File: flow/run.sh
#!/bin/bash
# the make line also repeats each setting of config.mk as NAME=value (left out here)
make -C /OpenROAD-flow-scripts/flow DESIGN_CONFIG=/design/flow/config.mk WORK_HOME=/design/flow/orfs CLKGATE_MAP_FILE= finish
File: flow/config.mk
export PLATFORM = sky130hd
export DESIGN_NAME = Processor
export DESIGN_NICKNAME = Processor
export VERILOG_FILES = /design/flow/design.v
export SDC_FILE = /design/flow/constraint.sdc
export NUM_CORES = 4
export LEC_CHECK = 0
export CAP_MARGIN = 20
export CORE_MARGIN = 2
export CORE_UTILIZATION = 63
export CTS_CLUSTER_DIAMETER = 51
export MAX_ROUTING_LAYER = met4
export SETUP_SLACK_MARGIN = 4.09
export SLEW_MARGIN = 20
File: flow/constraint.sdc
create_clock -name core_clock -period 14.0 [get_ports {clk}]
set_input_delay 2.8000 -clock core_clock [delete_from_list [all_inputs] [get_ports {clk}]]
set_output_delay 2.8000 -clock core_clock [all_outputs]
set_load 0.01 [all_outputs]
File: flow/design.v
module ComplexALU(
    input wire [31:0] operand1,
    input wire [31:0] operand2,
    input wire [3:0] opcode,
    output reg [31:0] result
);
always @(*) begin
    case(opcode)
        4'b0000: begin 
            result[31:16] = operand1[31:16] + operand2[31:16];
            result[15:0] = operand1[15:0] + operand2[15:0];
        end
        4'b0001: begin 
            result[31:16] = operand1[31:16] - operand2[31:16];
            result[15:0] = operand1[15:0] - operand2[15:0];
        end
        4'b0010: begin  
            result[31:16] = (operand1[31:16] * operand2[31:16]) - (operand1[15:0] * operand2[15:0]);
            result[15:0] = (operand1[31:16] * operand2[15:0]) + (operand1[15:0] *operand2[31:16]);
        end
        default:  
            result = 32'h0;
    endcase
end
endmodule
module RegisterFile(
    input wire clk,
    input wire rst,
    input wire [4:0] read_addr1,
    input wire [4:0] read_addr2,
    input wire [4:0] write_addr,
    input wire write_enable,
    input wire [31:0] write_data,
    output reg [31:0] read_data1,
    output reg [31:0] read_data2
);
reg [31:0] registers [15:0];
integer i;
always @(*) begin
	read_data1 = registers[read_addr1[3:0]];
    read_data2 = registers[read_addr2[3:0]];
end
always @(posedge clk) begin
    if (rst) begin
        for (i = 0; i < 16; i = i + 1)
            registers[i] <= 32'h0;
        registers[0] <= 32'h00010002;  
        registers[1] <= 32'h00030004;  
    end
	else if (write_enable) begin
        registers[write_addr[3:0]] <= write_data;
    end
end
endmodule
module Processor(
    input wire clk,
    input wire rst,
    input wire [15:0] instruction,
    output reg [4:0] pc,
    output wire [31:0] result,
    output wire [31:0] data_1,
    output wire [31:0] data_2
);
RegisterFile reg_file_inst(
    .clk(clk),
    .rst(rst),
    .read_addr1({1'b0, instruction[11:8]}),
    .read_addr2({1'b0, instruction[7:4]}),
    .write_addr({1'b0, instruction[3:0]}),
    .write_enable(1'b1),
    .write_data(result),
    .read_data1(data_1),
    .read_data2(data_2)
);
ComplexALU alu(
    .operand1(data_1),
    .operand2(data_2),
    .opcode(instruction[15:12]),
    .result(result)
);
always @(posedge clk) begin
    if (rst)
        pc <= 5'd0;
    else
        pc <= pc + 1;
end
endmodule
==> deck_impl_summary.md, run 1 <==
Key Metrics from the Run

CTS
  • Hold-fix buffers, CTS: 0
  • Clock sinks: 517
  • TritonCTS buffer count: 45
  • H-tree depth: 2
  • Clk buf depth: 3
  • CTS root buffer: clkbuf_16

Synth
  • Syn nets: 4541
  • Sequential area share after synthesis: 0.350
  • Leading area contributor after synthesis: edfxtp_1
  • Top cells, area: edfxtp_1 (35%), fa_1 (17%), mux4_2 (13%)
  • Synth Area in Simple Gates: 0.109
  • Most common reg cell: edfxtp_1
  • XORs/XNORs by Area: 0.0391
  • Synth flops: 517
  • Top non-seq family: adder cells
  • Mux cell area share: 0.143
  • Area leader share: 0.348
  • Syn Area/Cell: 11.2 sq um
  • Synth top cells by count: nor2_1 (915), inv_1 (548), edfxtp_1 (512)
  • Cell Type Count: 72
  • Flip-flops with a built-in enable: 512
  • Yosys stat area: 44200 sq um
  • Synth Cell Area: 44200 sq um
  • Cell with the most instances after synthesis: nor2_1
  • Yosys warning total: 3
  • Ys cells: 3930
  • Cells after synthesis: 3930
  • Ys async rst share: 0
  • Ao+oa area frac: 0.0520
  • Adder share: 0.231

Outcome
  • Halt Stage: global routing (5_1_grt)
  • Status: stopped before the end

Die
  • Die Span Y: 269 um
  • Die x size: 269 um
  • Row count: 97
  • I/O pin count: 119
  • Die ar.: 72300 sq um
  • Core ar.: 69800 sq um
  • FP Core Util: 0.634

Placed design
  • Port Buffers: 118
  • Placed cell count: 5236
  • HPWL Detailed: 124000 um
  • Final RePlAce weighted congestion: 1.09
==> timing repair <==
item | in CTS
endpoints found under the setup margin | 328
setup buffers | 124
cloned | 6
endpoints found under the hold margin | 0
gates resized | 310
pin swaps | 157
==> through the flow <==
stage	util	area [sq um]	hold slack (ns)	setup slack [ns]
after floorplan	-	45000	0.469	0.800
after global placement	0.721	50300	0.441	-0.314
after detailed placement	0.721	50300	0.467	-0.310
after CTS	0.774	54000	0.474	0.369
==> inputs of run 2 (changes only) <==
Settings changed: CORE_UTILIZATION 63 to 69, CTS_CLUSTER_DIAMETER 51 to default, SETUP_SLACK_MARGIN 4.09 to 1.35.
==> run 2 against run 1 <==
  * The flow again stops in global routing (5_1_grt)
  * Die area fell by 8.6%
  * Synthesized cell count stayed put
  * Synthesized area is the same
==> deck_impl_summary.md, run 2 <==
Key Metrics from the Run

CTS
  • Clk buf depth: 3 (unchanged)
  • TritonCTS buffer count: 42 (was 45)
  • Hold-fix buffers, CTS: 0 (unchanged)
  • Clock sinks: 517 (unchanged)
  • H-tree depth: 2 (unchanged)
  • CTS root buffer: clkbuf_16 (unchanged)

Synth
  • Synth top cells by count: nor2_1 (915), inv_1 (548), edfxtp_1 (512) (unchanged)
  • Most common reg cell: edfxtp_1 (unchanged)
  • Cell with the most instances after synthesis: nor2_1 (unchanged)
  • Ao+oa area frac: 0.0520 (unchanged)
  • Syn nets: 4541 (unchanged)
  • Yosys stat area: 44200 sq um (unchanged)
  • XORs/XNORs by Area: 0.0391 (unchanged)
  • Ys cells: 3930 (unchanged)
  • Sequential area share after synthesis: 0.350 (unchanged)
  • Area leader share: 0.348 (unchanged)
  • Yosys warning total: 3 (unchanged)
  • Top cells, area: edfxtp_1 (35%), fa_1 (17%), mux4_2 (13%) (unchanged)
  • Top non-seq family: adder cells (unchanged)
  • Leading area contributor after synthesis: edfxtp_1 (unchanged)
  • Cells after synthesis: 3930 (unchanged)
  • Ys async rst share: 0 (unchanged)
  • Mux cell area share: 0.143 (unchanged)
  • Synth Area in Simple Gates: 0.109 (unchanged)
  • Synth Cell Area: 44200 sq um (unchanged)
  • Adder share: 0.231 (unchanged)
  • Cell Type Count: 72 (unchanged)
  • Flip-flops with a built-in enable: 512 (unchanged)
  • Syn Area/Cell: 11.2 sq um (unchanged)
  • Synth flops: 517 (unchanged)

Die
  • Die ar.: 66100 sq um (was 72300 sq um)
  • FP Core Util: 0.700 (was 0.634)
  • Row count: 92 (was 97)
  • Die x size: 257 um (was 269 um)
  • Core ar.: 63200 sq um (was 69800 sq um)
  • Die Span Y: 257 um (was 269 um)
  • I/O pin count: 119 (unchanged)

Global routing
  • Overflow after GRT: 542
  • GRT Total Usage: 0.893

Outcome
  • Error msg: [ERROR GRT-0232] Routing congestion too high. Check the congestion heatmap in the GUI.
  • Halt Stage: global routing (5_1_grt) (unchanged)
  • Status: stopped before the end (unchanged)

Placed design
  • Port Buffers: 118 (unchanged)
  • Final RePlAce weighted congestion: 1.08 (was 1.09)
  • HPWL Detailed: 125000 um (was 124000 um)
[run 2: timing repair]
item,4_1_cts
cloned,6
buffers inserted,77
gates resized,193
endpoints found under the setup margin,23
pin swaps,88
[run 2: metal layers]
metal  overflow  GRT usage
met1         77      0.879
met5          -          -
met2        225      0.978
met4        167      0.867
met3         73      0.818
[run 2: through the flow]
step,worst slack [ns],cells,util,cell area [sq um]
2_1_floorplan,0.787,3930,-,44700
4_1_cts,0.401,5265,0.832,52600
3_5_place_dp,-0.257,5105,0.788,49800
3_3_place_gp,-0.181,5105,0.788,49800
==> inputs of run 3 (changes only) <==
Settings changed: CORE_UTILIZATION 69 to 68, CTS_CLUSTER_SIZE from default to 38, SETUP_SLACK_MARGIN 1.35 to -1.15.
Clock period 14.0 ns to 11.5 ns, I/O delays scaled along.
==> run 3 against run 2 <==
  * The flow again stops in global routing (5_1_grt)
  * Synthesized area did not move
  * Die area rose by 1.4%
  * Synthesized cell count did not move
==> deck_impl_summary.md, run 3 <==
Key Metrics from the Run

Outcome
  • Status: stopped before the end (unchanged)
  • Halt Stage: global routing (5_1_grt) (unchanged)

CTS
  • H-tree depth: 2 (unchanged)
  • Hold-fix buffers, CTS: 0 (unchanged)
  • Clk buf depth: 3 (unchanged)
  • CTS root buffer: clkbuf_16 (unchanged)
  • TritonCTS buffer count: 43 (was 42)
  • Clock sinks: 517 (unchanged)

Synth
  • Ao+oa area frac: 0.0520 (unchanged)
  • Cells after synthesis: 3930 (unchanged)
  • Ys async rst share: 0 (unchanged)
  • Leading area contributor after synthesis: edfxtp_1 (unchanged)
  • Synth flops: 517 (unchanged)
  • Yosys stat area: 44200 sq um (unchanged)
  • Yosys warning total: 3 (unchanged)
  • Top non-seq family: adder cells (unchanged)
  • Top cells, area: edfxtp_1 (35%), fa_1 (17%), mux4_2 (13%) (unchanged)
  • Area leader share: 0.348 (unchanged)
  • Synth top cells by count: nor2_1 (915), inv_1 (548), edfxtp_1 (512) (unchanged)
  • Syn nets: 4541 (unchanged)
  • Mux cell area share: 0.143 (unchanged)
  • Flip-flops with a built-in enable: 512 (unchanged)
  • Syn Area/Cell: 11.2 sq um (unchanged)
  • Cell with the most instances after synthesis: nor2_1 (unchanged)
  • Most common reg cell: edfxtp_1 (unchanged)
  • XORs/XNORs by Area: 0.0391 (unchanged)
  • Synth Cell Area: 44200 sq um (unchanged)
  • Sequential area share after synthesis: 0.350 (unchanged)
  • Synth Area in Simple Gates: 0.109 (unchanged)
  • Adder share: 0.231 (unchanged)
  • Ys cells: 3930 (unchanged)
  • Cell Type Count: 72 (unchanged)

Die
  • Core ar.: 64300 sq um (was 63200 sq um)
  • FP Core Util: 0.687 (was 0.700)
  • Die Span Y: 259 um (was 257 um)
  • Die ar.: 67100 sq um (was 66100 sq um)
  • I/O pin count: 119 (unchanged)
  • Row count: 93 (was 92)
  • Die x size: 259 um (was 257 um)

Placed design
  • HPWL Detailed: 130000 um (was 125000 um)
  • Port Buffers: 118 (unchanged)
  • Final RePlAce weighted congestion: 1.11 (was 1.08)
  • Pre-CTS WS: -2.04 ns (was -0.257 ns)
==> run 3: metrics by stage <==
| step | area [sq um] | hold slack, ns | instances | utilization |
|---|---|---|---|---|
| after floorplan | 44200 | 0.469 | 3930 | - |
| after global placement | 50400 | 0.439 | 5216 | 0.783 |
| after detailed placement | 50400 | 0.465 | 5216 | 0.783 |
| after CTS | 52300 | 0.486 | 5306 | 0.813 |
==> run 3: repair_timing <==
action,4_1_cts
buffers inserted,24
cloned,8
pin swaps,24
setup endpoints to repair,14
endpoints found under the hold margin,0
gates resized,68
==> inputs of run 4 (changes only) <==
Settings changed: CORE_UTILIZATION 68 to 56, CTS_CLUSTER_SIZE 38 to default, MAX_ROUTING_LAYER met4 to default, SETUP_SLACK_MARGIN -1.15 to default.
Clock period 11.5 ns to 12.4 ns, I/O delays scaled along.
==> run 4 against run 3 <==
  * The layout now fails its checks (negative setup slack)
  * Synthesized cell count unchanged
  * Die area grew 21%
  * Synthesized area unchanged
==> deck_impl_summary.md, run 4 <==
Run Summary

Die
  • Die ar.: 81200 sq um (was 67100 sq um)
  • Row count: 103 (was 93)
  • Core ar.: 78600 sq um (was 64300 sq um)
  • Die x size: 285 um (was 259 um)
  • Die Span Y: 285 um (was 259 um)
  • FP Core Util: 0.562 (was 0.687)
  • I/O pin count: 119 (unchanged)

Routing
  • Vias/cell: 6.27
  • Initial DRT Pass Iterations: 6
  • Total Wirelength: 173000 um
  • Antenna-violating nets left: 0
  • DRC: 0
  • WL per Instance: 30.4 um
  • Routed via count: 35.7k
  • Number of DRC markers in iteration 0: 4394

Synth
  • Cell with the most instances after synthesis: nor2_1 (unchanged)
  • Syn Area/Cell: 11.2 sq um (unchanged)
  • Yosys warning total: 3 (unchanged)
  • Top non-seq family: adder cells (unchanged)
  • Leading area contributor after synthesis: edfxtp_1 (unchanged)
  • Synth flops: 517 (unchanged)
  • Most common reg cell: edfxtp_1 (unchanged)
  • Cell Type Count: 72 (unchanged)
  • Ao+oa area frac: 0.0520 (unchanged)
  • Syn nets: 4541 (unchanged)
  • Adder share: 0.231 (unchanged)
  • Yosys stat area: 44200 sq um (unchanged)
  • Sequential area share after synthesis: 0.350 (unchanged)
  • Flip-flops with a built-in enable: 512 (unchanged)
  • Synth top cells by count: nor2_1 (915), inv_1 (548), edfxtp_1 (512) (unchanged)
  • Top cells, area: edfxtp_1 (35%), fa_1 (17%), mux4_2 (13%) (unchanged)
  • Mux cell area share: 0.143 (unchanged)
  • Synth Cell Area: 44200 sq um (unchanged)
  • Cells after synthesis: 3930 (unchanged)
  • XORs/XNORs by Area: 0.0391 (unchanged)
  • Synth Area in Simple Gates: 0.109 (unchanged)
  • Area leader share: 0.348 (unchanged)
  • Ys cells: 3930 (unchanged)
  • Ys async rst share: 0 (unchanged)

Timing
  • Setup violators final: 11
  • Final hold violations: 0
  • Post-layout period usage: 1.06
  • Worst-Margin Slew: 1.25 ns
  • Max-slew violations: 0
  • Setup WS post-layout: -0.735 ns
  • Clock skew: 0.0266 ns
  • Final hold slack: 0.479 ns
  • Fin crit period: 13.13 ns
  • Worst slew margin: 0.165
  • RSZ-0062 raised after global routing: yes
  • Fmax achieved: 76.1 MHz

Setup path
  • Worst Path Arrival: 10.65 ns
  • WP depth: 37
  • Setup crit end kind: output port
  • FF-to-FF Start: reg_file_inst.registers[8][19]
  • Worst setup SP type: primary input
  • Largest stage delay on the critical path: 0.58 ns
  • Delay-heaviest family, CP: adder cells
  • Register-to-Register Path Depth: 36
  • Setup crit start: instruction[4]
  • R2R Path End: reg_file_inst.registers[4][30]
  • Worst setup path class: in2out
  • Crit path max-delay cell type: fa_1
  • Cell mode on critical path: inv_2
  • WP buf/inv: 16
  • Req. time, crit path: 9.92 ns
  • Worst-path fanout max: 8
  • Reg2reg setup slack: 3.59 ns
  • Critical Path Sink: result[31]

CTS
  • TritonCTS buffer count: 46 (was 43)
  • Reg clk slew, reported paths: 0.06 ns
  • H-tree depth: 2 (unchanged)
  • Clk buf depth: 3 (unchanged)
  • Clock sinks: 517 (unchanged)
  • CTS tree: done
  • CTS root buffer: clkbuf_16 (unchanged)
  • Insertion Delay late pin: 0.58 ns
  • Hold-fix buffers, CTS: 0 (unchanged)

Min path
  • Min-Delay Path Class: reg2reg
  • Hold endpoint: pc[0]
  • Hold path start: pc[0]
  • WHS Path Cells: 1

Global routing
  • GRT met3 Usage: 0.0835
  • Vias in the first global route: 37.5k
  • Overflow after GRT: 0
  • Initial antenna violation count: 3
  • Global route hottest layer: met2
  • GR Util met2: 0.687
  • First-pass GRT wire length: 249000 um
  • GRT Total Usage: 0.428
  • Global-route track usage on met1: 0.539
  • Largest net degree at the start of global routing: 33

Placed design
  • Port Buffers: 118 (unchanged)
  • Final RePlAce weighted congestion: 1.05 (was 1.11)
  • Placed cell count: 5501 (was 5216)
  • HPWL Detailed: 124000 um (was 130000 um)

Layout
  • Area Growth Syn to Fin: 25.9%
  • Cell Count, Final, Fillers Out: 5697
  • Layout Nets: 5221

Flow run
  • Maximum capacitance violations: 0
  • OpenROAD warning count: 31

Outcome
  • Violated checks: negative setup slack
  • Status: finished with violations (was stopped before the end)
run 4: timing repair:
action                     4_1_cts  5_1_grt
pin swaps                      124      134
setup endpoints to repair       19       19
resized                        259      115
gates cloned                     3        0
buffers inserted               104       22
run 4: through the flow:
stage | utilization | cell area [sq um] | TNS [ns] | setup slack [ns]
floorplan | - | 44500 | -0.621 | -0.169
global placement | 0.661 | 52000 | -11.65 | -1.25
detailed placement | 0.662 | 52000 | -11.90 | -1.20
CTS | 0.701 | 55100 | -3.44 | -0.599
global route | 0.708 | 55700 | -5.74 | -0.850
finish | 0.708 | 55700 | -4.05 | -0.735
run 4: metal layers:
layer,vias to the layer above,part of all wire
met5,-,0.00010
met3,678,0.11
met1,17700,0.34
met2,2768,0.46
met4,2,0.078
li1,14500,-
run 4: final cells by class:
type	count	area [sq um]
Timing Repair Buffer	888	8710
Antenna cell	2	5.00
Tap cell	1050	1310
Clock buffer	57	1190
Inverter	561	2140
Sequential cell	517	15500
Clock inverter	26	209
Multi-Input combinational cell	2596	26600
Fill cell	5645	22900
==> inputs of run 5 (changes only) <==
Settings changed: ABC_AREA from default to 0, CORE_MARGIN 2 to 6, CORE_UTILIZATION 56 to 32, SETUP_SLACK_MARGIN from default to 5.0.
Clock period 12.4 ns to 25.0 ns, I/O delays scaled along.
==> run 5 against run 4 <==
  * The run now finishes clean
  * Final cell count up 2.0%
  * Via count down 8.0%
  * Largest cell class unchanged
==> deck_impl_summary.md, run 5 <==
Run Summary

Outcome
  • Status: finished clean (was finished with violations)

CTS
  • TritonCTS buffer count: 53 (was 46)
  • Insertion Delay late pin: 0.63 ns (was 0.58 ns)
  • CTS root buffer: clkbuf_16 (unchanged)
  • Clk buf depth: 3 (unchanged)
  • Reg clk slew, reported paths: 0.06 ns (about the same)
  • Clock sinks: 517 (unchanged)
  • CTS tree: done (unchanged)
  • H-tree depth: 2 (unchanged)

Routing
  • Initial DRT Pass Iterations: 7 (was 6)
  • Antenna-violating nets left: 0 (unchanged)
  • Routed via count: 32.8k (was 35.7k)
  • Vias/cell: 5.65 (was 6.27)
  • Total Wirelength: 163000 um (was 173000 um)
  • Number of DRC markers in iteration 0: 4268 (was 4394)
  • WL per Instance: 28.1 um (was 30.4 um)
  • DRC: 0 (unchanged)

Global routing
  • Overflow after GRT: 0 (unchanged)
  • Largest net degree at the start of global routing: 82 (was 33)
  • Initial antenna violation count: 4 (was 3)
  • Vias in the first global route: 33.4k (was 37.5k)
  • GRT Total Usage: 0.217 (was 0.428)
  • First-pass GRT wire length: 234000 um (was 249000 um)

Setup path
  • FF-to-FF Start: reg_file_inst.registers[7][3] (was reg_file_inst.registers[8][19])
  • Register-to-Register Path Depth: 30 (was 36)
  • Cell mode on critical path: fa_1 (was inv_2)
  • WP buf/inv: 11 (was 16)
  • Largest stage delay on the critical path: 0.52 ns (was 0.58 ns)
  • Worst Path Arrival: 14.74 ns (was 10.65 ns)
  • Worst-path fanout max: 17 (was 8)
  • Critical Path Sink: result[15] (was result[31])
  • Reg2reg setup slack: 15.63 ns (was 3.59 ns)
  • Worst setup SP type: primary input (unchanged)
  • Delay-heaviest family, CP: adder cells (unchanged)
  • Crit path max-delay cell type: fa_1 (unchanged)
  • Worst setup path class: in2out (unchanged)
  • Setup crit start: instruction[10] (was instruction[4])
  • WP depth: 33 (was 37)
  • Setup crit end kind: output port (unchanged)
  • R2R Path End: reg_file_inst.registers[0][15] (was reg_file_inst.registers[4][30])
  • Req. time, crit path: 20.00 ns (was 9.92 ns)

Synth
  • Synth flops: 517 (unchanged)
  • Cell Type Count: 72 (unchanged)
  • Sequential area share after synthesis: 0.350 (unchanged)
  • Syn Area/Cell: 11.2 sq um (unchanged)
  • Ys async rst share: 0 (unchanged)
  • Most common reg cell: edfxtp_1 (unchanged)
  • Adder share: 0.231 (unchanged)
  • Area leader share: 0.348 (unchanged)
  • Top non-seq family: adder cells (unchanged)
  • Leading area contributor after synthesis: edfxtp_1 (unchanged)
  • Yosys warning total: 3 (unchanged)
  • XORs/XNORs by Area: 0.0391 (unchanged)
  • Ao+oa area frac: 0.0520 (unchanged)
  • Cells after synthesis: 3930 (unchanged)
  • Top cells, area: edfxtp_1 (35%), fa_1 (17%), mux4_2 (13%) (unchanged)
  • Synth top cells by count: nor2_1 (915), inv_1 (548), edfxtp_1 (512) (unchanged)
  • Yosys stat area: 44200 sq um (unchanged)
  • Ys cells: 3930 (unchanged)
  • Flip-flops with a built-in enable: 512 (unchanged)
  • Mux cell area share: 0.143 (unchanged)
  • Cell with the most instances after synthesis: nor2_1 (unchanged)
  • Synth Area in Simple Gates: 0.109 (unchanged)
  • Synth Cell Area: 44200 sq um (unchanged)
  • Syn nets: 4541 (unchanged)

Die
  • Core ar.: 136000 sq um (was 78600 sq um)
  • FP Core Util: 0.324 (was 0.562)
  • I/O pin count: 119 (unchanged)
  • Die x size: 384 um (was 285 um)
  • Die ar.: 147000 sq um (was 81200 sq um)
  • Die Span Y: 384 um (was 285 um)
  • Row count: 135 (was 103)

Placed design
  • Pre-CTS WS: 4.43 ns (was -1.20 ns)
  • Post-placement cell area: 47600 sq um (was 52000 sq um)
  • HPWL Detailed: 106000 um (was 124000 um)
  • Final RePlAce weighted congestion: 0.925 (was 1.05)
  • Port Buffers: 118 (unchanged)

Timing
  • Worst slew margin: 0.310 (was 0.165)
  • Final hold violations: 0 (unchanged)
  • RSZ-0062 raised after global routing: no (was yes)
  • Clock skew: 0.0293 ns (was 0.0266 ns)
  • Final setup TNS: 0 ns (was -4.05 ns)
  • Fmax achieved: 50.6 MHz
  • Setup WS post-layout: 5.26 ns (was -0.735 ns)
  • Max-slew violations: 0 (unchanged)
  • Setup violators final: 0 (was 11)
  • Post-layout period usage: 0.790 (was 1.06)
  • Fin crit period: 19.74 ns
  • Worst-Margin Slew: 1.03 ns (was 1.25 ns)

Flow run
  • Maximum capacitance violations: 0 (unchanged)
  • OpenROAD warning count: 29 (was 31)

Min path
  • Hold path start: pc[0] (unchanged)
  • WHS Path Cells: 1 (unchanged)
  • Hold endpoint: pc[0] (unchanged)
  • Min-Delay Path Class: reg2reg (unchanged)

Layout
  • Filler cells: 13.2k (was 5645)
  • Area Growth Syn to Fin: 12.1% (was 25.9%)
  • Post-layout util: 0.364 (was 0.708)
  • Final instance area: 49600 sq um (was 55700 sq um)
  • Layout Nets: 4598 (was 5221)
[run 5: repair_timing]
item	4_1_cts	5_1_grt
hold buffers	0	0
setup buffers	1	16
endpoints found under the setup margin	5	6
cloned	1	1
hold endpoints to repair	0	0
resized	8	16
pin swaps	1	2
[run 5: per-layer routing]
metal,GRT usage,vias to the layer above,share of wire
met5,0,-,0.00016
met4,0.0781,4,0.043
met3,0.0602,451,0.13
met2,0.338,2303,0.44
met1,0.291,16800,0.38
li1,-,13300,-
[run 5: through the flow]
step / cells / hold WS (ns)
final: 5811 / 0.466
after global routing: 5808 / 0.515
after detailed placement: 5694 / 0.456
after floorplan: 3930 / 0.469
after CTS: 5791 / 0.466
after global placement: 5694 / 0.447
[run 5: area by class of cell]
cell class | count | area, sq um | area share
inverters | 561 | 2120 | 0.0427
clock buffers | 64 | 1390 | 0.0280
clock inverters | 31 | 250 | 0.00505
flip-flops and latches | 517 | 15500 | 0.312
multi-input cells | 2596 | 25700 | 0.519
well taps | 1781 | 2230 | 0.0450
diodes | 3 | 7.51 | 0.000151
repair buffers | 258 | 2350 | 0.0474
==> inputs of run 6 (changes only) <==
Settings changed: CORE_MARGIN 6 to 2, CORE_UTILIZATION 32 to 69, CTS_CLUSTER_DIAMETER from default to 397, CTS_CLUSTER_SIZE from default to 46, MAX_ROUTING_LAYER from default to met4, PLACE_DENSITY_LB_ADDON from default to 0.0, SETUP_SLACK_MARGIN 5.0 to 4.18, TNS_END_PERCENT from default to 15.
Clock period 25.0 ns to 15.1 ns, I/O delays scaled along.
==> run 6 against run 5 <==
  * The run now fails in global routing (5_1_grt)
  * Synthesized area unchanged
  * Die area decreased by 55%
  * Synthesized cell count unchanged
==> deck_impl_summary.md, run 6 <==
Key Metrics from the Run

Synth
  • Cell Type Count: 72 (unchanged)
  • Ys cells: 3930 (unchanged)
  • Ys async rst share: 0 (unchanged)
  • Flip-flops with a built-in enable: 512 (unchanged)
  • Cells after synthesis: 3930 (unchanged)
  • Top non-seq family: adder cells (unchanged)
  • Synth top cells by count: nor2_1 (915), inv_1 (548), edfxtp_1 (512) (unchanged)
  • XORs/XNORs by Area: 0.0391 (unchanged)
  • Synth flops: 517 (unchanged)
  • Sequential area share after synthesis: 0.350 (unchanged)
  • Area leader share: 0.348 (unchanged)
  • Synth Cell Area: 44200 sq um (unchanged)
  • Ao+oa area frac: 0.0520 (unchanged)
  • Most common reg cell: edfxtp_1 (unchanged)
  • Adder share: 0.231 (unchanged)
  • Leading area contributor after synthesis: edfxtp_1 (unchanged)
  • Top cells, area: edfxtp_1 (35%), fa_1 (17%), mux4_2 (13%) (unchanged)
  • Synth Area in Simple Gates: 0.109 (unchanged)
  • Yosys stat area: 44200 sq um (unchanged)
  • Syn Area/Cell: 11.2 sq um (unchanged)
  • Cell with the most instances after synthesis: nor2_1 (unchanged)
  • Mux cell area share: 0.143 (unchanged)
  • Yosys warning total: 3 (unchanged)
  • Syn nets: 4541 (unchanged)

CTS
  • Clock sinks: 517 (unchanged)
  • Clk buf depth: 3 (unchanged)
  • TritonCTS buffer count: 15 (was 53)
  • CTS root buffer: clkbuf_16 (unchanged)
  • H-tree depth: 1 (was 2)

Outcome
  • Halt Stage: global routing (5_1_grt)
  • Status: stopped before the end (was finished clean)

Die
  • Row count: 92 (was 135)
  • I/O pin count: 119 (unchanged)
  • Core ar.: 63200 sq um (was 136000 sq um)
  • FP Core Util: 0.700 (was 0.324)
  • Die ar.: 66100 sq um (was 147000 sq um)
  • Die Span Y: 257 um (was 384 um)
  • Die x size: 257 um (was 384 um)

Placed design
  • Port Buffers: 118 (unchanged)
  • Final RePlAce weighted congestion: 1.08 (was 0.925)
  • HPWL Detailed: 116000 um (was 106000 um)
  • Placed cell count: 4878 (was 5694)
  • Pre-CTS WS: 0.0447 ns (was 4.43 ns)
## run 6: metrics by stage
step | instance area, sq um | utilization | hold WS, ns
detailed placement | 47800 | 0.757 | 0.487
CTS | 50900 | 0.806 | 0.521
floorplan | 44800 | - | 0.469
global placement | 47800 | 0.757 | 0.440
## run 6: repair_timing
action                     in CTS
cloned                         18
gates resized                 234
hold buffers                    0
setup endpoints to repair     128
pin swaps                     109
buffers inserted              139
==> inputs of run 7 (changes only) <==
Settings changed: CORE_UTILIZATION 69 to 72, CTS_CLUSTER_DIAMETER 397 to 213, CTS_CLUSTER_SIZE 46 to 52, PLACE_DENSITY_LB_ADDON 0.0 to 0.16, SETUP_SLACK_MARGIN 4.18 to -0.32.
Clock period 15.1 ns to 12.4 ns, I/O delays scaled along.
==> run 7 against run 6 <==
  * The flow again stops in global routing (5_1_grt)
  * Die area is 4.1% lower
  * Synthesized area stayed put
  * Synthesized cell count stayed put
==> deck_impl_summary.md, run 7 <==
Key Metrics from the Run

Synth
  • Synth Area in Simple Gates: 0.109 (unchanged)
  • Ys async rst share: 0 (unchanged)
  • Yosys stat area: 44200 sq um (unchanged)
  • Yosys warning total: 3 (unchanged)
  • Cells after synthesis: 3930 (unchanged)
  • XORs/XNORs by Area: 0.0391 (unchanged)
  • Ys cells: 3930 (unchanged)
  • Area leader share: 0.348 (unchanged)
  • Syn Area/Cell: 11.2 sq um (unchanged)
  • Synth top cells by count: nor2_1 (915), inv_1 (548), edfxtp_1 (512) (unchanged)
  • Most common reg cell: edfxtp_1 (unchanged)
  • Synth flops: 517 (unchanged)
  • Adder share: 0.231 (unchanged)
  • Cell Type Count: 72 (unchanged)
  • Top non-seq family: adder cells (unchanged)
  • Flip-flops with a built-in enable: 512 (unchanged)
  • Top cells, area: edfxtp_1 (35%), fa_1 (17%), mux4_2 (13%) (unchanged)
  • Mux cell area share: 0.143 (unchanged)
  • Ao+oa area frac: 0.0520 (unchanged)
  • Syn nets: 4541 (unchanged)
  • Sequential area share after synthesis: 0.350 (unchanged)
  • Leading area contributor after synthesis: edfxtp_1 (unchanged)
  • Cell with the most instances after synthesis: nor2_1 (unchanged)
  • Synth Cell Area: 44200 sq um (unchanged)

CTS
  • Clock sinks: 517 (unchanged)
  • CTS root buffer: clkbuf_16 (unchanged)
  • TritonCTS buffer count: 13 (was 15)
  • H-tree depth: 1 (unchanged)
  • Clk buf depth: 3 (unchanged)
  • Hold-fix buffers, CTS: 0 (unchanged)

Placed design
  • Final RePlAce weighted congestion: 1.09 (was 1.08)
  • Pre-CTS WS: -1.40 ns (was 0.0447 ns)
  • Port Buffers: 118 (unchanged)
  • HPWL Detailed: 131000 um (was 116000 um)
  • Placed cell count: 5185 (was 4878)

Outcome
  • Error msg: [ERROR GRT-0232] Routing congestion too high. Check the congestion heatmap in the GUI.
  • Status: stopped before the end (unchanged)
  • Halt Stage: global routing (5_1_grt) (unchanged)

Global routing
  • GRT Total Usage: 0.791
  • Overflow after GRT: 60

Die
  • Die x size: 252 um (was 257 um)
  • FP Core Util: 0.730 (was 0.700)
  • I/O pin count: 119 (unchanged)
  • Core ar.: 60600 sq um (was 63200 sq um)
  • Row count: 90 (was 92)
  • Die ar.: 63400 sq um (was 66100 sq um)
  • Die Span Y: 252 um (was 257 um)
[run 7: through the flow]
stage	TNS [ns]	instance area, sq um	hold slack (ns)
3_5_place_dp	-13.48	50800	0.549
4_1_cts	-6.68	52200	0.588
2_1_floorplan	-2.76	44300	0.469
3_3_place_gp	-10.41	50800	0.446
[run 7: repair_timing]
action                     CTS
pin swaps                   85
hold endpoints to repair     0
setup endpoints to repair   16
resized                    119
setup buffers               61
gates cloned                 7
[run 7: routing by layer]
layer / overflow / GRT usage
met5: - / -
met4: 21 / 0.729
met2: 27 / 0.919
met1: 1 / 0.793
met3: 11 / 0.658
==> inputs of run 8 (changes only) <==
Settings changed: ABC_AREA 0 to default, CTS_CLUSTER_DIAMETER 213 to default, CTS_CLUSTER_SIZE 52 to 50, MAX_ROUTING_LAYER met4 to default, PLACE_DENSITY from default to 0.66, PLACE_DENSITY_LB_ADDON 0.16 to default, SETUP_SLACK_MARGIN -0.32 to -1.15, TNS_END_PERCENT 15 to default.
Clock period 12.4 ns to 11.5 ns, I/O delays scaled along.
==> run 8 against run 7 <==
  * The run again fails in global routing (5_1_grt)
  * Die area did not move
  * Synthesized cell count did not move
  * Synthesized area did not move
==> deck_impl_summary.md, run 8 <==
Key Metrics from the Run

Outcome
  • Status: stopped before the end (unchanged)
  • Halt Stage: global routing (5_1_grt) (unchanged)
  • Error msg: [ERROR GRT-0116] Global routing finished with congestion. Check the congestion regions in the DRC Viewer. (was [ERROR GRT-0232] Routing congestion too high. Check the congestion heatmap in the GUI.)

Synth
  • Mux cell area share: 0.143 (unchanged)
  • Ys async rst share: 0 (unchanged)
  • Adder share: 0.231 (unchanged)
  • Ys cells: 3930 (unchanged)
  • Area leader share: 0.348 (unchanged)
  • Syn nets: 4541 (unchanged)
  • Syn Area/Cell: 11.2 sq um (unchanged)
  • Synth Cell Area: 44200 sq um (unchanged)
  • Synth Area in Simple Gates: 0.109 (unchanged)
  • Sequential area share after synthesis: 0.350 (unchanged)
  • Cell Type Count: 72 (unchanged)
  • Top non-seq family: adder cells (unchanged)
  • Yosys warning total: 3 (unchanged)
  • Cells after synthesis: 3930 (unchanged)
  • Leading area contributor after synthesis: edfxtp_1 (unchanged)
  • Flip-flops with a built-in enable: 512 (unchanged)
  • Synth top cells by count: nor2_1 (915), inv_1 (548), edfxtp_1 (512) (unchanged)
  • Synth flops: 517 (unchanged)
  • Top cells, area: edfxtp_1 (35%), fa_1 (17%), mux4_2 (13%) (unchanged)
  • Most common reg cell: edfxtp_1 (unchanged)
  • Cell with the most instances after synthesis: nor2_1 (unchanged)
  • Yosys stat area: 44200 sq um (unchanged)
  • Ao+oa area frac: 0.0520 (unchanged)
  • XORs/XNORs by Area: 0.0391 (unchanged)

Die
  • Die ar.: 63400 sq um (unchanged)
  • Core ar.: 60600 sq um (unchanged)
  • Die Span Y: 252 um (unchanged)
  • Row count: 90 (unchanged)
  • I/O pin count: 119 (unchanged)
  • Die x size: 252 um (unchanged)
  • FP Core Util: 0.730 (unchanged)

Placed design
  • Placed cell count: 5176 (was 5185)
  • Port Buffers: 118 (unchanged)
  • Post-placement cell area: 50500 sq um (was 50800 sq um)
  • Pre-CTS WS: -1.85 ns (was -1.40 ns)
  • Final RePlAce weighted congestion: 1.09 (about the same)
  • HPWL Detailed: 129000 um (was 131000 um)

CTS
  • Clock sinks: 517 (unchanged)
  • Clk buf depth: 3 (unchanged)
  • H-tree depth: 2 (was 1)
  • TritonCTS buffer count: 43 (was 13)
  • CTS root buffer: clkbuf_16 (unchanged)

Global routing
  • Overflow after GRT: 14
  • GRT Total Usage: 0.785
[run 8: stage by stage]
step	util	TNS [ns]
CTS	0.869	-18.50
detailed placement	0.834	-25.52
global placement	0.834	-21.32
floorplan	-	-13.85
[run 8: repair_timing]
| item | CTS |
|---|---|
| setup endpoints to repair | 14 |
| hold buffers | 0 |
| pin swaps | 22 |
| setup buffers | 44 |
| cloned | 9 |
| gates resized | 94 |
[run 8: routing by layer]
metal  GRT overflow  global-route usage
met1              0               0.793
met2              1               0.919
met3              8               0.685
met4              5               0.714
met5              0               0.459
==> inputs of run 9 (changes only) <==
Settings changed: CELL_PAD_IN_SITES_DETAIL_PLACEMENT from default to 0, CELL_PAD_IN_SITES_GLOBAL_PLACEMENT from default to 1, CORE_ASPECT_RATIO from default to 1.54, CORE_MARGIN 2 to 5, CORE_UTILIZATION 72 to 22, CTS_CLUSTER_SIZE 50 to default, GPL_TIMING_DRIVEN from default to 0, PLACE_DENSITY 0.66 to 0.6, SETUP_SLACK_MARGIN -1.15 to 0.52, TNS_END_PERCENT from default to 50.
Clock period 11.5 ns to 22.7 ns, I/O delays scaled along.
==> run 9 against run 8 <==
  * Synthesized area is the same
  * Die area went up to 3.3 times the previous value
  * Now clean on timing, DRC and antenna
  * Synthesized cell count did not move
==> deck_impl_summary.md, run 9 <==
Run Summary

Outcome
  • Status: finished clean (was stopped before the end)

Setup path
  • Register-to-Register Path Depth: 30
  • Delay-heaviest family, CP: buffers and inverters
  • Setup crit end kind: output port
  • Critical Path Sink: result[15]
  • Worst-path fanout max: 10
  • Worst setup path class: in2out
  • R2R Path End: reg_file_inst.registers[11][15]
  • FF-to-FF Start: reg_file_inst.registers[15][24]
  • Setup crit start: instruction[6]
  • WP depth: 37
  • Reg2reg setup slack: 12.03 ns
  • Cell mode on critical path: inv_1
  • Largest stage delay on the critical path: 0.97 ns
  • Crit path max-delay cell type: o41ai_1
  • Req. time, crit path: 18.16 ns
  • Worst Path Arrival: 17.05 ns
  • WP buf/inv: 16
  • Worst setup SP type: primary input

Synth
  • Most common reg cell: edfxtp_1 (unchanged)
  • Adder share: 0.231 (unchanged)
  • Leading area contributor after synthesis: edfxtp_1 (unchanged)
  • Yosys warning total: 3 (unchanged)
  • Sequential area share after synthesis: 0.350 (unchanged)
  • Ys async rst share: 0 (unchanged)
  • Area leader share: 0.348 (unchanged)
  • Synth Area in Simple Gates: 0.109 (unchanged)
  • Synth flops: 517 (unchanged)
  • Mux cell area share: 0.143 (unchanged)
  • Synth Cell Area: 44200 sq um (unchanged)
  • Synth top cells by count: nor2_1 (915), inv_1 (548), edfxtp_1 (512) (unchanged)
  • Syn Area/Cell: 11.2 sq um (unchanged)
  • Cell with the most instances after synthesis: nor2_1 (unchanged)
  • Ys cells: 3930 (unchanged)
  • Ao+oa area frac: 0.0520 (unchanged)
  • Cell Type Count: 72 (unchanged)
  • Top cells, area: edfxtp_1 (35%), fa_1 (17%), mux4_2 (13%) (unchanged)
  • Top non-seq family: adder cells (unchanged)
  • Cells after synthesis: 3930 (unchanged)
  • Yosys stat area: 44200 sq um (unchanged)
  • Flip-flops with a built-in enable: 512 (unchanged)
  • XORs/XNORs by Area: 0.0391 (unchanged)
  • Syn nets: 4541 (unchanged)

CTS
  • Clk buf depth: 3 (unchanged)
  • TritonCTS buffer count: 50 (was 43)
  • Hold-fix buffers, CTS: 0 (unchanged)
  • CTS tree: done
  • Clock sinks: 517 (unchanged)
  • Insertion Delay late pin: 0.65 ns
  • Post-CTS Resized: 0 (was 94)
  • CTS root buffer: clkbuf_16 (unchanged)
  • H-tree depth: 2 (unchanged)
  • Post-CTS Setup Bufs: 0 (was 44)
  • Reg clk slew, reported paths: 0.06 ns

Routing
  • DRC: 0
  • Antenna-violating nets left: 0
  • WL per Instance: 30.1 um
  • Routed via count: 33.9k
  • Vias/cell: 4.95
  • Number of DRC markers in iteration 0: 3578
  • Total Wirelength: 206000 um
  • Initial DRT Pass Iterations: 5

Timing
  • Fmax achieved: 46.3 MHz
  • Worst-Margin Slew: 1.30 ns
  • Clock skew: 0.0304 ns
  • Max-slew violations: 0
  • Final setup TNS: 0 ns
  • RSZ-0062 raised after global routing: no
  • Fin crit period: 21.59 ns
  • Post-layout period usage: 0.951
  • Setup violators final: 0
  • Worst slew margin: 0.136
  • Final hold violations: 0

Global routing
  • Vias in the first global route: 35.3k
  • Initial antenna violation count: 11
  • Overflow after GRT: 0
  • Largest net degree at the start of global routing: 33
  • GRT Total Usage: 0.191
  • First-pass GRT wire length: 281000 um

Flow run
  • Maximum capacitance violations: 0
  • OpenROAD warning count: 28

Die
  • Die Span Y: 566 um (was 252 um)
  • Core ar.: 200000 sq um (was 60600 sq um)
  • Row count: 204 (was 90)
  • Die x size: 371 um (was 252 um)
  • FP Core Util: 0.221 (was 0.730)
  • Die ar.: 210000 sq um (was 63400 sq um)
  • I/O pin count: 119 (unchanged)

Min path
  • WHS Path Cells: 1
  • Hold path start: pc[0]
  • Min-Delay Path Class: reg2reg
  • Hold endpoint: pc[0]

Layout
  • Post-layout util: 0.254
  • Layout Nets: 4732
  • Area Growth Syn to Fin: 15.3%

Placed design
  • Port Buffers: 111 (was 118)
  • Final RePlAce weighted congestion: 0.936 (was 1.09)
  • HPWL Detailed: 154000 um (was 129000 um)
-- run 9: metrics by stage --
stage	hold WS (ns)	cells	cell area, sq um	worst slack (ns)
after floorplan	0.469	3930	44200	5.33
after global placement	0.452	6719	48700	0.644
after detailed placement	0.461	6744	49400	1.24
after CTS	0.473	6836	50900	1.17
after global routing	0.518	6840	50900	0.831
final	0.472	6846	51000	1.11
-- run 9: area by class of cell --
type,instances,area (sq um)
well taps,2678,3350
fillers,21200,149000
flip-flops and latches,517,15500
multi-input cells,2596,25600
clock buffers,59,1280
clock inverters,33,254
repair buffers,139,1590
diodes,7,17.5
inverters,561,2110
plain buffers,256,1280
-- run 9: routing by layer --
metal | part of all wire | global-route usage | wire length (um) | vias to the layer above
li1 | - | - | - | 13600
met1 | 0.34 | 0.214 | 70000 | 17500
met2 | 0.48 | 0.327 | 99700 | 2095
met3 | 0.085 | 0.0330 | 17400 | 696
met4 | 0.091 | 0.138 | 18600 | 8
met5 | 0.00026 | 0 | 54 | -
==> inputs of run 10 (changes only) <==
Settings changed: CAP_MARGIN 20 to 40, CELL_PAD_IN_SITES_DETAIL_PLACEMENT 0 to default, CELL_PAD_IN_SITES_GLOBAL_PLACEMENT 1 to 3, CORE_ASPECT_RATIO 1.54 to 1.62, CORE_MARGIN 5 to 2, CORE_UTILIZATION 22 to 65, GPL_ROUTABILITY_DRIVEN from default to 0, PLACE_DENSITY 0.6 to 0.94, SETUP_SLACK_MARGIN 0.52 to 1.17, SLEW_MARGIN 20 to 10, TNS_END_PERCENT 50 to default.
Clock period 22.7 ns to 16.1 ns, I/O delays scaled along.
==> run 10 against run 9 <==
  * The run now fails in global placement without I/O (3_1_place_gp_skip_io)
  * Die area decreased by 67%
  * Synthesized cell count unchanged
  * Synthesized area unchanged
==> deck_impl_summary.md, run 10 <==
Key Metrics from the Run

Synth
  • Synth top cells by count: nor2_1 (915), inv_1 (548), edfxtp_1 (512) (unchanged)
  • Syn Area/Cell: 11.2 sq um (unchanged)
  • Adder share: 0.231 (unchanged)
  • Syn nets: 4541 (unchanged)
  • Synth flops: 517 (unchanged)
  • Most common reg cell: edfxtp_1 (unchanged)
  • Top cells, area: edfxtp_1 (35%), fa_1 (17%), mux4_2 (13%) (unchanged)
  • Ys async rst share: 0 (unchanged)
  • XORs/XNORs by Area: 0.0391 (unchanged)
  • Mux cell area share: 0.143 (unchanged)
  • Ys cells: 3930 (unchanged)
  • Synth Cell Area: 44200 sq um (unchanged)
  • Area leader share: 0.348 (unchanged)
  • Sequential area share after synthesis: 0.350 (unchanged)
  • Flip-flops with a built-in enable: 512 (unchanged)
  • Yosys warning total: 3 (unchanged)
  • Leading area contributor after synthesis: edfxtp_1 (unchanged)
  • Top non-seq family: adder cells (unchanged)
  • Cell Type Count: 72 (unchanged)
  • Cells after synthesis: 3930 (unchanged)
  • Cell with the most instances after synthesis: nor2_1 (unchanged)
  • Synth Area in Simple Gates: 0.109 (unchanged)
  • Ao+oa area frac: 0.0520 (unchanged)
  • Yosys stat area: 44200 sq um (unchanged)

Die
  • Die ar.: 70200 sq um (was 210000 sq um)
  • FP Core Util: 0.658 (was 0.221)
  • Core ar.: 67200 sq um (was 200000 sq um)
  • Die Span Y: 336 um (was 566 um)
  • Die x size: 209 um (was 371 um)
  • Row count: 121 (was 204)

Outcome
  • Halt Stage: global placement without I/O (3_1_place_gp_skip_io)
  • Status: stopped before the end (was finished clean)
  • Error msg: [ERROR GPL-0301] Utilization 121.548 % exceeds 100%.
==> inputs of run 11 (changes only) <==
Settings changed: CAP_MARGIN 40 to 20, CELL_PAD_IN_SITES_GLOBAL_PLACEMENT 3 to default, CORE_ASPECT_RATIO 1.62 to default, CORE_UTILIZATION 65 to 44, GPL_ROUTABILITY_DRIVEN 0 to default, GPL_TIMING_DRIVEN 0 to default, PLACE_DENSITY 0.94 to default, SETUP_SLACK_MARGIN 1.17 to default, SLEW_MARGIN 10 to 20.
Clock period 16.1 ns to 10.7 ns, I/O delays scaled along.
==> run 11 against run 10 <==
  * The layout now fails its checks (negative setup slack)
  * Synthesized cell count unchanged
  * Synthesized area unchanged
  * Die area up 47%
==> deck_impl_summary.md, run 11 <==
Run Summary

Die
  • I/O pin count: 119
  • Die x size: 321 um (was 209 um)
  • Core ar.: 99900 sq um (was 67200 sq um)
  • FP Core Util: 0.443 (was 0.658)
  • Row count: 116 (was 121)
  • Die Span Y: 321 um (was 336 um)
  • Die ar.: 103000 sq um (was 70200 sq um)

CTS
  • Hold-fix buffers, CTS: 0
  • Insertion Delay late pin: 0.59 ns
  • TritonCTS buffer count: 48
  • CTS root buffer: clkbuf_16
  • Reg clk slew, reported paths: 0.06 ns
  • H-tree depth: 2
  • Clock sinks: 517
  • CTS tree: done
  • Clk buf depth: 3

Global routing
  • Largest net degree at the start of global routing: 33
  • Vias in the first global route: 35.7k
  • GRT Total Usage: 0.326
  • Overflow after GRT: 0
  • First-pass GRT wire length: 241000 um
  • Initial antenna violation count: 1

Synth
  • Yosys stat area: 44200 sq um (unchanged)
  • Most common reg cell: edfxtp_1 (unchanged)
  • Top cells, area: edfxtp_1 (35%), fa_1 (17%), mux4_2 (13%) (unchanged)
  • Syn nets: 4541 (unchanged)
  • Mux cell area share: 0.143 (unchanged)
  • Synth Cell Area: 44200 sq um (unchanged)
  • Syn Area/Cell: 11.2 sq um (unchanged)
  • Synth flops: 517 (unchanged)
  • Yosys warning total: 3 (unchanged)
  • Ys cells: 3930 (unchanged)
  • Synth Area in Simple Gates: 0.109 (unchanged)
  • Synth top cells by count: nor2_1 (915), inv_1 (548), edfxtp_1 (512) (unchanged)
  • Sequential area share after synthesis: 0.350 (unchanged)
  • XORs/XNORs by Area: 0.0391 (unchanged)
  • Ao+oa area frac: 0.0520 (unchanged)
  • Top non-seq family: adder cells (unchanged)
  • Cells after synthesis: 3930 (unchanged)
  • Adder share: 0.231 (unchanged)
  • Cell Type Count: 72 (unchanged)
  • Cell with the most instances after synthesis: nor2_1 (unchanged)
  • Area leader share: 0.348 (unchanged)
  • Flip-flops with a built-in enable: 512 (unchanged)
  • Leading area contributor after synthesis: edfxtp_1 (unchanged)
  • Ys async rst share: 0 (unchanged)

Routing
  • Number of DRC markers in iteration 0: 4475
  • WL per Instance: 28.2 um
  • Initial DRT Pass Iterations: 6
  • Vias/cell: 5.83
  • Total Wirelength: 167000 um
  • Antenna-violating nets left: 0
  • Routed via count: 34.5k
  • DRC: 0

Timing
  • Post-layout period usage: 1.15
  • Fin crit period: 12.27 ns
  • RSZ-0062 raised after global routing: yes
  • Setup violators final: 21
  • Clock skew: 0.0224 ns
  • Max-slew violations: 0
  • Setup WS post-layout: -1.57 ns
  • Final hold violations: 0
  • Worst-Margin Slew: 1.08 ns
  • Worst slew margin: 0.283
  • Fmax achieved: 81.5 MHz

Layout
  • Post-layout util: 0.561
  • Final instance area: 56000 sq um
  • Area Growth Syn to Fin: 26.7%
  • Layout Nets: 5194

Setup path
  • Worst setup path class: in2out
  • Critical Path Sink: result[15]
  • Crit path max-delay cell type: fa_1
  • Setup crit start: instruction[8]
  • FF-to-FF Start: reg_file_inst.registers[6][22]
  • R2R Path End: reg_file_inst.registers[9][15]
  • Worst-path fanout max: 12
  • Req. time, crit path: 8.56 ns
  • Largest stage delay on the critical path: 0.56 ns
  • Register-to-Register Path Depth: 30
  • Setup crit end kind: output port
  • WP buf/inv: 9
  • Reg2reg setup slack: 2.21 ns
  • Worst setup SP type: primary input
  • Worst Path Arrival: 10.13 ns
  • Cell mode on critical path: fa_1
  • WP depth: 31
  • Delay-heaviest family, CP: adder cells

Min path
  • WHS Path Cells: 1
  • Hold path start: pc[0]
  • Hold endpoint: pc[0]
  • Min-Delay Path Class: reg2reg

Flow run
  • Maximum capacitance violations: 0
  • OpenROAD warning count: 31

Placed design
  • HPWL Detailed: 121000 um
  • Port Buffers: 118
  • Final RePlAce weighted congestion: 1.02
  • Post-placement cell area: 52000 sq um

Outcome
  • Violated checks: negative setup slack
  • Status: finished with violations (was stopped before the end)
## run 11: per-stage QoR
stage | TNS, ns | hold WS, ns | instances | worst slack (ns)
2_1_floorplan | -12.87 | 0.469 | 3930 | -1.19
3_3_place_gp | -32.03 | 0.452 | 5723 | -2.15
3_5_place_dp | -31.16 | 0.456 | 5723 | -2.14
4_1_cts | -22.84 | 0.470 | 5911 | -1.57
5_1_grt | -24.97 | 0.495 | 5917 | -1.83
6_report | -19.98 | 0.461 | 5918 | -1.57
## run 11: layout make-up
cell class / instances / area [sq um]
Fill cell: 8458 / 43900
Inverter: 561 / 2160
Multi-Input combinational cell: 2596 / 26600
Timing Repair Buffer: 859 / 8510
Clock buffer: 62 / 1310
Sequential cell: 517 / 15500
Tap cell: 1298 / 1620
Clock inverter: 24 / 299
Antenna cell: 1 / 2.50
## run 11: timing repair
action                                  4_1_cts  5_1_grt
endpoints found under the setup margin       24       25
setup buffers                               104       24
gates cloned                                  8        1
hold endpoints to repair                      0        0
gates resized                               257      118
pin swaps                                   125       95
## run 11: per-layer routing
layer  vias up  global-route usage  part of all wire
li1      14500                   -                 -
met1     17400               0.422              0.37
met2      2140               0.536              0.47
met3       485              0.0645              0.11
met4         0               0.139             0.052
met5         -                   0                 0
==> inputs of run 12 (changes only) <==
Settings changed: CORE_UTILIZATION 44 to 40.
Clock period 10.7 ns to 25.0 ns, I/O delays scaled along.
==> run 12 against run 11 <==
  * The run now finishes clean
  * Clock skew is 0.0092 ns lower
  * Routed wire length shrank 4.9%
  * Non-clock buffer count down 630
  * Global-route usage shrank 4.4 points
  * Flip-flop count unchanged
  * Final cell count fell by 7.5%
  * Setup slack improved by 6.1 ns
  * Cell area shrank 13%
  * Critical endpoint unchanged
==> deck_impl_summary.md, run 12 <==
Run Summary

Global routing
  • Global-route track usage on met1: 0.385 (was 0.422)
  • Overflow after GRT: 0 (unchanged)
  • Vias in the first global route: 32.9k (was 35.7k)
  • GRT met3 Usage: 0.0619 (was 0.0645)
  • Global route hottest layer: met2 (unchanged)
  • GRT Total Usage: 0.282 (was 0.326)
  • GR Util met2: 0.443 (was 0.536)
  • Initial antenna violation count: 2 (was 1)
  • Largest net degree at the start of global routing: 79 (was 33)
  • First-pass GRT wire length: 230000 um (was 241000 um)

Placed design
  • Placed cell count: 5378 (was 5723)
  • Port Buffers: 118 (unchanged)
  • HPWL Detailed: 102000 um (was 121000 um)
  • Final RePlAce weighted congestion: 0.940 (was 1.02)

Setup path
  • Worst-path fanout max: 23 (was 12)
  • R2R Path End: reg_file_inst.registers[8][15] (was reg_file_inst.registers[9][15])
  • Req. time, crit path: 20.00 ns (was 8.56 ns)
  • Setup crit end kind: output port (unchanged)
  • Worst Path Arrival: 15.47 ns (was 10.13 ns)
  • Delay-heaviest family, CP: adder cells (unchanged)
  • Setup crit start: instruction[10] (was instruction[8])
  • Worst setup SP type: primary input (unchanged)
  • Critical Path Sink: result[15] (unchanged)
  • Crit path max-delay cell type: inv_1 (was fa_1)
  • Reg2reg setup slack: 15.54 ns (was 2.21 ns)
  • FF-to-FF Start: reg_file_inst.registers[0][16] (was reg_file_inst.registers[6][22])
  • WP depth: 31 (unchanged)
  • Worst setup path class: in2out (unchanged)
  • WP buf/inv: 9 (unchanged)
  • Cell mode on critical path: fa_1 (unchanged)
  • Largest stage delay on the critical path: 0.78 ns (was 0.56 ns)
  • Register-to-Register Path Depth: 28 (was 30)

CTS
  • Reg clk slew, reported paths: 0.06 ns (about the same)
  • Post-CTS Resized: 0 (was 257)
  • Clk buf depth: 3 (unchanged)
  • H-tree depth: 2 (unchanged)
  • TritonCTS buffer count: 50 (was 48)
  • Hold-fix buffers, CTS: 0 (unchanged)
  • Insertion Delay late pin: 0.58 ns (was 0.59 ns)
  • CTS tree: done (unchanged)
  • Clock sinks: 517 (unchanged)
  • Post-CTS Setup Bufs: 0 (was 104)
  • CTS root buffer: clkbuf_16 (unchanged)

Timing
  • RSZ-0062 raised after global routing: no (was yes)
  • Fin crit period: 20.47 ns
  • Post-layout period usage: 0.819 (was 1.15)
  • Final hold slack: 0.469 ns (was 0.461 ns)
  • Clock skew: 0.0132 ns (was 0.0224 ns)
  • Setup violators final: 0 (was 21)
  • Max-slew violations: 0 (unchanged)
  • Final hold violations: 0 (unchanged)
  • Final setup TNS: 0 ns (was -19.98 ns)
  • Fmax achieved: 48.8 MHz
  • Worst slew margin: 0.262 (was 0.283)
  • Worst-Margin Slew: 1.10 ns (was 1.08 ns)

Layout
  • Sequential Area: 15500 sq um (unchanged)
  • Logic area: 25700 sq um (was 26600 sq um)
  • Filler cells: 10.2k (was 8458)
  • Area Growth Syn to Fin: 10.5% (was 26.7%)
  • Layout Nets: 4566 (was 5194)
  • Cell Count, Final, Fillers Out: 5474 (was 5918)

Synth
  • Adder share: 0.231 (unchanged)
  • Yosys warning total: 3 (unchanged)
  • Ao+oa area frac: 0.0520 (unchanged)
  • Synth Cell Area: 44200 sq um (unchanged)
  • Ys cells: 3930 (unchanged)
  • XORs/XNORs by Area: 0.0391 (unchanged)
  • Area leader share: 0.348 (unchanged)
  • Ys async rst share: 0 (unchanged)
  • Sequential area share after synthesis: 0.350 (unchanged)
  • Top non-seq family: adder cells (unchanged)
  • Top cells, area: edfxtp_1 (35%), fa_1 (17%), mux4_2 (13%) (unchanged)
  • Synth Area in Simple Gates: 0.109 (unchanged)
  • Yosys stat area: 44200 sq um (unchanged)
  • Synth flops: 517 (unchanged)
  • Leading area contributor after synthesis: edfxtp_1 (unchanged)
  • Syn Area/Cell: 11.2 sq um (unchanged)
  • Cells after synthesis: 3930 (unchanged)
  • Cell Type Count: 72 (unchanged)
  • Flip-flops with a built-in enable: 512 (unchanged)
  • Cell with the most instances after synthesis: nor2_1 (unchanged)
  • Most common reg cell: edfxtp_1 (unchanged)
  • Synth top cells by count: nor2_1 (915), inv_1 (548), edfxtp_1 (512) (unchanged)
  • Syn nets: 4541 (unchanged)
  • Mux cell area share: 0.143 (unchanged)

Routing
  • Number of DRC markers in iteration 0: 4193 (was 4475)
  • Vias/cell: 5.89 (was 5.83)
  • Initial DRT Pass Iterations: 5 (was 6)
  • Routed via count: 32.3k (was 34.5k)
  • Total Wirelength: 158000 um (was 167000 um)
  • WL per Instance: 28.9 um (was 28.2 um)
  • Antenna-violating nets left: 0 (unchanged)
  • DRC: 0 (unchanged)

Die
  • Die Span Y: 336 um (was 321 um)
  • Row count: 121 (was 116)
  • Core ar.: 109000 sq um (was 99900 sq um)
  • Die x size: 336 um (was 321 um)
  • Die ar.: 113000 sq um (was 103000 sq um)
  • FP Core Util: 0.404 (was 0.443)
  • I/O pin count: 119 (unchanged)

Min path
  • Hold path start: pc[0] (unchanged)
  • Hold endpoint: pc[0] (unchanged)
  • Min-Delay Path Class: reg2reg (unchanged)
  • WHS Path Cells: 1 (unchanged)

Flow run
  • Maximum capacitance violations: 0 (unchanged)
  • OpenROAD warning count: 28 (was 31)

Outcome
  • Status: finished clean (was finished with violations)
## run 12: through the flow
step / util / instance area, sq um / worst slack [ns]
floorplan: - / 44200 / 6.71
global placement: 0.431 / 47100 / 4.66
detailed placement: 0.431 / 47100 / 4.60
CTS: 0.447 / 48800 / 4.60
global route: 0.447 / 48900 / 4.11
finish: 0.447 / 48900 / 4.53
## run 12: cell type report
type,instances,area share
Clock inverter,26,0.00656
Tap cell,1476,0.0378
Clock buffer,66,0.0283
Inverter,561,0.0431
Timing Repair Buffer,229,0.0418
Sequential cell,517,0.317
Antenna cell,3,0.000154
Multi-Input combinational cell,2596,0.526
## run 12: metal layers
| layer | wire, um | vias up |
|---|---|---|
| met2 | 71900 | 2195 |
| met3 | 19800 | 394 |
| met1 | 60100 | 16500 |
| li1 | - | 13200 |
| met5 | 0 | - |
| met4 | 6690 | 0 |
==> inputs of run 13 (changes only) <==
Settings changed: ABC_AREA from default to 0, CORE_MARGIN 2 to 4, CORE_UTILIZATION 40 to 68, CTS_CLUSTER_DIAMETER from default to 213, CTS_CLUSTER_SIZE from default to 39, MAX_ROUTING_LAYER from default to met4, PLACE_DENSITY from default to 0.66, SETUP_SLACK_MARGIN from default to -0.32, TNS_END_PERCENT from default to 15.
Clock period 25.0 ns to 12.4 ns, I/O delays scaled along.
==> run 13 against run 12 <==
  * The run now fails in global routing (5_1_grt)
  * Synthesized area did not move
  * Synthesized cell count did not move
  * Die area fell by 39%
==> deck_impl_summary.md, run 13 <==
Key Metrics from the Run

CTS
  • Clock sinks: 517 (unchanged)
  • TritonCTS buffer count: 17 (was 50)
  • Clk buf depth: 3 (unchanged)
  • Hold-fix buffers, CTS: 0 (unchanged)
  • CTS root buffer: clkbuf_16 (unchanged)
  • H-tree depth: 1 (was 2)

Placed design
  • Final RePlAce weighted congestion: 1.06 (was 0.940)
  • Port Buffers: 118 (unchanged)
  • HPWL Detailed: 130000 um (was 102000 um)

Outcome
  • Halt Stage: global routing (5_1_grt)
  • Status: stopped before the end (was finished clean)

Synth
  • Yosys stat area: 44200 sq um (unchanged)
  • Syn Area/Cell: 11.2 sq um (unchanged)
  • Synth Area in Simple Gates: 0.109 (unchanged)
  • Leading area contributor after synthesis: edfxtp_1 (unchanged)
  • XORs/XNORs by Area: 0.0391 (unchanged)
  • Cell with the most instances after synthesis: nor2_1 (unchanged)
  • Ys async rst share: 0 (unchanged)
  • Syn nets: 4541 (unchanged)
  • Adder share: 0.231 (unchanged)
  • Yosys warning total: 3 (unchanged)
  • Most common reg cell: edfxtp_1 (unchanged)
  • Ao+oa area frac: 0.0520 (unchanged)
  • Top non-seq family: adder cells (unchanged)
  • Synth Cell Area: 44200 sq um (unchanged)
  • Top cells, area: edfxtp_1 (35%), fa_1 (17%), mux4_2 (13%) (unchanged)
  • Synth top cells by count: nor2_1 (915), inv_1 (548), edfxtp_1 (512) (unchanged)
  • Mux cell area share: 0.143 (unchanged)
  • Sequential area share after synthesis: 0.350 (unchanged)
  • Synth flops: 517 (unchanged)
  • Area leader share: 0.348 (unchanged)
  • Cell Type Count: 72 (unchanged)
  • Cells after synthesis: 3930 (unchanged)
  • Ys cells: 3930 (unchanged)
  • Flip-flops with a built-in enable: 512 (unchanged)

Die
  • Row count: 93 (was 121)
  • Die x size: 263 um (was 336 um)
  • FP Core Util: 0.686 (was 0.404)
  • Die ar.: 69200 sq um (was 113000 sq um)
  • Core ar.: 64500 sq um (was 109000 sq um)
  • I/O pin count: 119 (unchanged)
  • Die Span Y: 263 um (was 336 um)
==> run 13: stage by stage <==
stage	worst slack [ns]	instances	TNS [ns]	instance area, sq um
2_1_floorplan	-0.368	3930	-2.76	44300
3_3_place_gp	-1.16	5255	-11.06	50900
3_5_place_dp	-1.22	5255	-13.92	50900
4_1_cts	-0.843	5317	-7.38	52300
==> run 13: timing repair <==
action | 4_1_cts
buffers inserted | 38
gates cloned | 3
pin swaps | 39
resized | 103
endpoints found under the setup margin | 17
